==> run a: inputs <==
## sd_card_top
module sd_card_top
#(
	parameter  SPI_LOW_SPEED_DIV = 248,          
	parameter  SPI_HIGH_SPEED_DIV = 0            
)
(
	input            clk,
	input            rst,
	output           SD_nCS,                     
	output           SD_DCLK,                    
	output           SD_MOSI,                    
	input            SD_MISO,                    
	output           sd_init_done,               
	input            sd_sec_read,                
	input[31:0]      sd_sec_read_addr,           
	output[7:0]      sd_sec_read_data,           
	output           sd_sec_read_data_valid,     
	output           sd_sec_read_end,            
	input            sd_sec_write,               
	input[31:0]      sd_sec_write_addr,          
	input[7:0]       sd_sec_write_data,          
	output           sd_sec_write_data_req,      
	output           sd_sec_write_end            
);
wire[15:0]           spi_clk_div;                
wire                 cmd_req;                    
wire                 cmd_req_ack;                
wire                 cmd_req_error;              
wire[47:0]           cmd;                        
wire[7:0]            cmd_r1;                     
wire[15:0]           cmd_data_len;               
wire                 block_read_req;             
wire                 block_read_valid;           
wire[7:0]            block_read_data;            
wire                 block_read_req_ack;         
wire                 block_write_req;            
wire[7:0]            block_write_data;           
wire                 block_write_data_rd;        
wire                 block_write_req_ack;        
wire                 nCS_ctrl;                   
wire                 spi_wr_req;                 
wire                 spi_wr_ack;                 
wire[7:0]            spi_data_in;                
wire[7:0]            spi_data_out;               
wire[15:0]           clk_div;
sd_card_sec_read_write
#(
	.SPI_LOW_SPEED_DIV(SPI_LOW_SPEED_DIV),
	.SPI_HIGH_SPEED_DIV(SPI_HIGH_SPEED_DIV)
)
sd_card_sec_read_write_m0(
	.clk                            (clk                    ),
	.rst                            (rst                    ),
	.sd_init_done                   (sd_init_done           ),
  ...
make LEC_CHECK=0 ABC_AREA=0 CAP_MARGIN=40 CELL_PAD_IN_SITES_GLOBAL_PLACEMENT=1 CORE_ASPECT_RATIO=1.35 CORE_MARGIN=2 CORE_UTILIZATION=44 CTS_CLUSTER_DIAMETER=40 CTS_CLUSTER_SIZE=16 GPL_TIMING_DRIVEN=0 HOLD_SLACK_MARGIN=0.11 MAX_ROUTING_LAYER=met4 MIN_ROUTING_LAYER=met2 PLACE_DENSITY_LB_ADDON=0.09 SETUP_SLACK_MARGIN=0.01 SLEW_MARGIN=0 TNS_END_PERCENT=55 finish   # period 4.31 ns
run.sh (not shown) runs the stock make flow with config.mk's settings and CLKGATE_MAP_FILE=.
==> run b: changes against run a <==
==> flow/config.mk (replaced) <==
export PLATFORM = sky130hd
export DESIGN_NAME = sd_card_top
export DESIGN_NICKNAME = sd_card_top
export VERILOG_FILES = /design/flow/design.v
export SDC_FILE = /design/flow/constraint.sdc
export NUM_CORES = 4
export LEC_CHECK = 0
export ABC_AREA = 1
export CAP_MARGIN = 20
export CORE_MARGIN = 2
export CORE_UTILIZATION = 69
export PLACE_DENSITY = 0.39
export SETUP_SLACK_MARGIN = 0.14
export SLEW_MARGIN = 20
==> flow/constraint.sdc (replaced) <==
create_clock -name core_clock -period 1.99 [get_ports {clk}]
set_input_delay 0.3980 -clock core_clock [delete_from_list [all_inputs] [get_ports {clk}]]
set_output_delay 0.3980 -clock core_clock [all_outputs]
set_load 0.01 [all_outputs]
==> comparison table <==
| metric | run b | run a |
|---|---|---|
| CTS buffer count | 22 | 28 |
| Cells after DPL | 1471 | 1411 |
| Multi-input logic portion of the cell area | 35.0% | 35.6% |
| Final critical-path share of the clock period | 115% | 80.6% |
| Power Sequential | 4.40 mW | 1.89 mW |
| Power in combinational cells | 872 uW | 149 uW |
| Post-route cell area | 12800 sq um | 12100 sq um |
| Worst stage delay on the critical path | 400 ps | 910 ps |
| Xor/xnor cell area share of the yosys netlist | 0.622% | 1.54% |
| Arrival time reported for the critical path endpoint | 2660 ps | 3900 ps |
| Finish-stage setup viols | 25 | 0 |
| Result of the run | complete, but fails checks | timing/DRC/antenna clean |
| Violated checks | negative setup slack | - |
| AO/OA Area Share | 14.0% | 13.6% |
| Met3 demand-to-capacity share in global routing | 7.84% | 41.4% |

==> run A <==
Starting RTL as in the previous note.
Settings: LEC_CHECK=0, ABC_AREA=0, CAP_MARGIN=5, CELL_PAD_IN_SITES_GLOBAL_PLACEMENT=0, CORE_ASPECT_RATIO=1.35, CORE_MARGIN=2, CORE_UTILIZATION=72, CTS_CLUSTER_SIZE=14, HOLD_SLACK_MARGIN=0.06, PLACE_DENSITY=0.64, SETUP_SLACK_MARGIN=0.48, SLEW_MARGIN=5, TNS_END_PERCENT=25; clock period 6.2 ns.
==> run K: changes against run A <==
Settings changed: CAP_MARGIN 5 to 20, CORE_UTILIZATION 72 to 69, HOLD_SLACK_MARGIN 0.06 to default, PLACE_DENSITY 0.64 to default, SETUP_SLACK_MARGIN 0.48 to -0.19, SLEW_MARGIN 5 to 30, TNS_END_PERCENT 25 to 95.
==> flow/constraint.sdc (replaced) <==
create_clock -name core_clock -period 2.34 [get_ports {clk}]
set_input_delay 0.4680 -clock core_clock [delete_from_list [all_inputs] [get_ports {clk}]]
set_output_delay 0.4680 -clock core_clock [all_outputs]
set_load 0.01 [all_outputs]
==> run B: changes against run A <==
Settings changed: ABC_AREA 0 to default, CAP_MARGIN 5 to 20, CELL_PAD_IN_SITES_GLOBAL_PLACEMENT 0 to default, CORE_ASPECT_RATIO 1.35 to default, CORE_UTILIZATION 72 to 71, CTS_CLUSTER_DIAMETER from default to 25, CTS_CLUSTER_SIZE 14 to 30, HOLD_SLACK_MARGIN 0.06 to default, PLACE_DENSITY 0.64 to default, SLEW_MARGIN 5 to 20, TNS_END_PERCENT 25 to default.
==> flow/constraint.sdc (replaced) <==
create_clock -name core_clock -period 4.77 [get_ports {clk}]
set_input_delay 0.9540 -clock core_clock [delete_from_list [all_inputs] [get_ports {clk}]]
set_output_delay 0.9540 -clock core_clock [all_outputs]
set_load 0.01 [all_outputs]
==> results <==
metric                                                              run B                       run A                       run K
# fillers                                                             475                         785                         765
Slew at the pin closest to its max-slew limit                     1160 ps                     1270 ps                      708 ps
Comb pwr share                                                      0.027                       0.037                       0.037
First-pass GRT wire length                                        49.4 mm                     38.6 mm                     41.5 mm
Via count normalized by instance count                               7.09                        6.37                        6.26
Total power consumption of the routed design                      4960 uW                     2570 uW                     7000 uW
Clock network power consumption                                   3120 uW                     1160 uW                     3260 uW
Crit path launch                               sd_card_cmd_m0.byte_cnt[0]  sd_card_cmd_m0.byte_cnt[1]     sd_card_cmd_m0.state[7]
Flop-to-flop setup slack                                           930 ps                     2740 ps                      -40 ps
Number of cells on the critical path                                    7                           8                           6
Result of the run                                timing/DRC/antenna clean    timing/DRC/antenna clean  complete, but fails checks
Layout check failures                                                   -                           -                setup timing
Slowest stage cell, crit path                                      nor4_1                     nor3b_4                       or4_4
Fin nets                                                             1201                        1174                        1231
Clock Latency Late Sink                                            530 ps                      490 ps                      490 ps
WL/cell                                                           24.7 um                     18.4 um                     18.6 um
Final Worst Setup Slack                                            934 ps                     2740 ps                    -42.1 ps
Met1 GRT Util                                                       0.545                       0.399                       0.407
Fraction of area in registers                                       0.412                       0.447                       0.426
Drt first-iter violations                                            1592                         782                         684
Hold Startpoint                                    spi_master_m0.state[4]      spi_master_m0.state[4]                           -

==> v17: inputs <==
Starting RTL as in the previous note.
clock: 2.34 ns
lec_check: 0
abc_area: 0
cap_margin: 5
cell_pad_in_sites_global_placement: 0
core_aspect_ratio: 0.95
core_margin: 2
core_utilization: 72
cts_cluster_diameter: 29
cts_cluster_size: 14
hold_slack_margin: -0.09
slew_margin: 30
tns_end_percent: 95
==> v27: changes against v17 <==
--- a/flow/config.mk
+++ b/flow/config.mk
@@ -8,11 +8,11 @@
 export ABC_AREA = 0
 export CAP_MARGIN = 5
 export CELL_PAD_IN_SITES_GLOBAL_PLACEMENT = 0
-export CORE_ASPECT_RATIO = 0.95
+export CORE_ASPECT_RATIO = 1.35
 export CORE_MARGIN = 2
 export CORE_UTILIZATION = 72
-export CTS_CLUSTER_DIAMETER = 29
 export CTS_CLUSTER_SIZE = 14
-export HOLD_SLACK_MARGIN = -0.09
+export PLACE_DENSITY = 0.68
+export SETUP_SLACK_MARGIN = 0.48
 export SLEW_MARGIN = 30
-export TNS_END_PERCENT = 95
+export TNS_END_PERCENT = 25
==> flow/constraint.sdc (replaced) <==
create_clock -name core_clock -period 6.2 [get_ports {clk}]
set_input_delay 1.2400 -clock core_clock [delete_from_list [all_inputs] [get_ports {clk}]]
set_output_delay 1.2400 -clock core_clock [all_outputs]
set_load 0.01 [all_outputs]
==> v2: changes against v17 <==
==> flow/config.mk (replaced) <==
export PLATFORM = sky130hd
export DESIGN_NAME = sd_card_top
export DESIGN_NICKNAME = sd_card_top
export VERILOG_FILES = /design/flow/design.v
export SDC_FILE = /design/flow/constraint.sdc
export NUM_CORES = 4
export LEC_CHECK = 0
export CAP_MARGIN = 30
export CELL_PAD_IN_SITES_DETAIL_PLACEMENT = 1
export CORE_MARGIN = 2
export CORE_UTILIZATION = 40
export SLEW_MARGIN = 20
==> flow/constraint.sdc (replaced) <==
create_clock -name core_clock -period 3.35 [get_ports {clk}]
set_input_delay 0.6700 -clock core_clock [delete_from_list [all_inputs] [get_ports {clk}]]
set_output_delay 0.6700 -clock core_clock [all_outputs]
set_load 0.01 [all_outputs]
==> comparison table <==
| quantity | v2 | v17 | v27 |
|---|---|---|---|
| Status | complete, no violations | aborted with a tool error | complete, no violations |
| Failing step | - | global routing (5_1_grt) | - |
| Min-Delay Startpoint | spi_master_m0.state[4]$_DFF_PP0_ | - | spi_master_m0.state[4]$_DFF_PP0_ |
| Main power group | the clock network | - | sequential cells |
| Cell Rows | 56 | 41 | 49 |
| Number of warnings the tools reported | 32 | - | 35 |
| CTS tree | yes | - | yes |
| Cell resize tally after clock tree synthesis | 0 | 16 | 0 |
| Post-route DRC violation count | 0 | - | 0 |
| Final routed wirelength across all metal layers | 26,700 µm | - | 24,500 µm |
| Tot Pwr | 5.39 mW | - | 2.59 mW |
| Path length in cells of the critical path | 9 | - | 8 |
| Chip Footprint | 25,500 µm² | 14,400 µm² | 14,400 µm² |
| Crit. End Element | register | - | register |
| Power density over the cells | 450 nW/µm² | - | 229 nW/µm² |
| Setup Skew | 0.0215 ns | - | 0.0153 ns |
| Final instance count without filler cells | 1,454 | - | 1,276 |
| Setup tns final | 0 ns | - | 0 ns |
| Power drawn by the combinational cells | 0.199 mW | - | 0.0951 mW |
| Part of the cycle the worst path needs | 0.866 | - | 0.564 |
| Inst Count DP | 1,409 | 1,297 | 1,243 |
| Register-to-register path setup slack | 0.45 ns | - | 2.70 ns |
| Die X-Extent | 160 µm | 123 µm | 104 µm |
Power and IR drop assume default switching activity.
